PW:
==> flow/design.v (excerpt) <==
module mult_unsigned #(
		parameter WIDTHA = 16,
		parameter WIDTHB = 24,
		parameter PIPELINE_DEPTH = 4
)
(
	input clk,rst,
	input [WIDTHA -1 :0] A,
	input [WIDTHB -1 :0] B,
	output [WIDTHA + WIDTHB - 1:0] result
);
reg [WIDTHA -1 :0] rA;
reg [WIDTHB -1 :0] rB;
reg [WIDTHA + WIDTHB - 1:0] M [PIPELINE_DEPTH-1:0];
integer i;
always @(posedge clk or posedge rst)
begin
	if (rst) begin
		rA <= 0;
		rB <= 0;
		for (i=0; i<PIPELINE_DEPTH; i=i+1)
		  M[i] <=0;
		end
	else
	begin
		rA <= A;
		rB <= B;
		M[0] <= rA * rB;
		for (i=0; i<PIPELINE_DEPTH-1; i=i+1)
			M[i+1] <= M[i];
	end
end
assign result = M[PIPELINE_DEPTH-1];
endmodule
Size in the first run: ~18000 µm² of cells after synthesis.
clock: 4.42 ns
lec_check: 0
abc_area: 1
cap_margin: 20
core_aspect_ratio: 1.47
core_margin: 2
core_utilization: 72
cts_cluster_diameter: 400
cts_cluster_size: 100
place_density: 0.4
slew_margin: 20
run.sh (not shown) runs the stock make flow with config.mk's settings and CLKGATE_MAP_FILE=.
Flow for PW halted at global routing (5_1_grt), error code GRT-0232.
Here is what was changed in the inputs of TR compared with PW.
- CORE_ASPECT_RATIO: 1.47 -> unset
- PLACE_DENSITY: 0.4 -> unset
- ABC_AREA: 1 -> unset
- MAX_ROUTING_LAYER: unset -> met4
- CTS_CLUSTER_DIAMETER: 400 -> unset
- CTS_CLUSTER_SIZE: 100 -> unset
- the clock period (ns, I/O delays scaled along): 4.42 -> 7.4
Results
- TR reached the final stage; the timing, DRC and antenna checks on its layout passed.
- Row number of buffers added for setup after CTS: TR lower / PW higher
- Total cells reported by yosys after synthesis | TR below PW
- Going from PW to TR, the simple-gate share of the synthesized area was found to have gone down by 1.8 points.
- TR has cell row count below what PW had.
- Die boundary height sits lower in TR than in PW.
- In the metrics for TR and PW, the one carrying the higher instance count after placement with tap cells included is PW.
- What TR reported for area reported by Yosys stat has to be multiplied by 1.05 to get the figure for PW.
- Cmp TR vs PW: post-placement worst setup slack higher in TR
- Die outline width in TR is 24 µm higher than in PW


build 67:
mult_unsigned again, from the RTL that the note above started with.
make LEC_CHECK=0 CAP_MARGIN=20 CELL_PAD_IN_SITES_GLOBAL_PLACEMENT=1 CORE_MARGIN=2 CORE_UTILIZATION=40 CTS_CLUSTER_DIAMETER=341 CTS_CLUSTER_SIZE=99 HOLD_SLACK_MARGIN=-0.07 PLACE_DENSITY=0.89 SLEW_MARGIN=20 TNS_END_PERCENT=20 finish   # period 8.0 ns
Build 67 reached the end of the flow, and the finished layout is clean on the timing, DRC and antenna checks.
For build 18, these inputs were changed with respect to build 67:
- swapping 0.89 for 0.43 in PLACE_DENSITY
- swapping 99 for 95 in CTS_CLUSTER_SIZE
- putting CORE_ASPECT_RATIO at 0.5 where nothing was set
- swapping 1 for 0 in CELL_PAD_IN_SITES_GLOBAL_PLACEMENT
- swapping 20 for 15 in SLEW_MARGIN
- swapping 40 for 26 in CORE_UTILIZATION
Results
Build 18 went all the way through the flow, and no timing, DRC or antenna check failed.
Build 18 vs build 67: global-route usage down in build 18
Going from build 67 to build 18, the worst setup slack was found to have gone down by 250 ps.
Relative to build 67, the global-route wire length before repair of build 18 is higher by about 7.5%.
Build 18 vs build 67: worst hold slack down in build 18
The first-iteration DRC count number comes out higher for build 67 vs build 18.
Taking build 67 as the reference, in build 18 vertical die dimension now smaller; maximum clock rate now smaller; met1 routing resource usage after global routing now smaller.
Number of buffers created by CTS: build 67 vs build 18 identical
Relative to build 18, the following input files were edited for build 87:
- clearing PLACE_DENSITY, which used to be 0.43
- swapping 15 for 20 in SLEW_MARGIN
- clearing TNS_END_PERCENT, which used to be 20
- clearing CELL_PAD_IN_SITES_GLOBAL_PLACEMENT, which used to be 0
- clearing CORE_ASPECT_RATIO, which used to be 0.5
- clearing CTS_CLUSTER_DIAMETER, which used to be 341
- swapping 26 for 64 in CORE_UTILIZATION
- clearing CTS_CLUSTER_SIZE, which used to be 95
- clearing HOLD_SLACK_MARGIN, which used to be -0.07
- swapping 8.0 for 5.33 in the clock period (ns, I/O delays scaled along)
==> comparison <==
- To summarise build 87: no stage aborted, but the layout did not pass its checks, failing on setup timing.
- Build 87 ends up with a worst slew margin relative to its limit that is 2.7 points higher than in build 18.
- [compare] base=build 18 new=build 87: total routed wirelength now sits higher, minimum setup slack in the final design now sits lower.
- Compared with build 18, build 87 shows a lower maximum number of pins on one net before global-route repair.
- Per the comparison of build 87 with build 18, final non-filler cell total shows a reduction of 356, critical path depth grew by 4, horizontal extent of the die decreased by 200 um relative to the old numbers.
Modified inputs, build 77 compared to build 87
- CORE_UTILIZATION now 40, was 64
- CAP_MARGIN now 35, was 20
- HOLD_SLACK_MARGIN now 0.11, previously not set
- the clock period (ns, I/O delays scaled along) now 8.0, was 5.33
Findings:
Build 77 went all the way through the flow, and no timing, DRC or antenna check failed. Build 77 reports a higher layout filler cell count than build 87 does. Combined area of the multi-input logic cells, build 87 and build 77, higher one = build 87. Non-clock buffer total of the final layout went down by more than half going from build 87 to build 77. Diff build 87 and build 77: headroom to the max-slew limit lower in build 87. Summary: wire length of the first global-routing pass, build 77 better than build 87.
> inputs changed (build 77 -> build 26)
- CAP_MARGIN now 20, was 35
- HOLD_SLACK_MARGIN no longer set, was 0.11
- the clock period (ns, I/O delays scaled along) now 6.61, was 8.0
Findings:
- Where hold slack is concerned, build 77 is outperformed by build 26.
- Build 26 finished every step from synthesis to the final layout, and the layout passed the timing, DRC and antenna checks.
- A beginning of the critical path of rB[18] is what build 26 shows, while rA[1] belongs to build 77.
- Build 77 → build 26: final cell count without fillers moved up, delay contributed by the slowest stage of the critical path decreased 110 ps.
- Multi-input gate share of the layout cell area in build 26 is 0.37 points lower than in build 77
- Re tally of clock buffers in the finished layout: no difference whatsoever between build 77 and build 26.
- Build 26 — final instance area about 0.7% higher, build 77 as reference
- Higher sum of met3 wire segment lengths after detailed routing among build 26 and build 77: build 77
- Post-detailed-placement cell area (build 26 over build 77): increase, 210 sq um
- Row growth of design area from synthesis to finish: build 26 higher / build 77 lower
- In the reports for build 26 and build 77, the larger routed wire length on met2 belongs to build 26.
The following lists how build 90 was set up differently from build 26:
- CORE_UTILIZATION: 40 -> 65
- the clock period (ns, I/O delays scaled along): 6.61 -> 5.44
Build 26 and build 90: one clean run, build 26; the rest did not finish clean. The final report for build 90 shows a completed flow and a layout that fails verification, specifically setup timing. Build 26 ended up with M[0][38] as its capture point of the critical path; build 90 ended up with M[0][33]. Going from build 26 to build 90, buffer and inverter count on the worst path grew by 2.
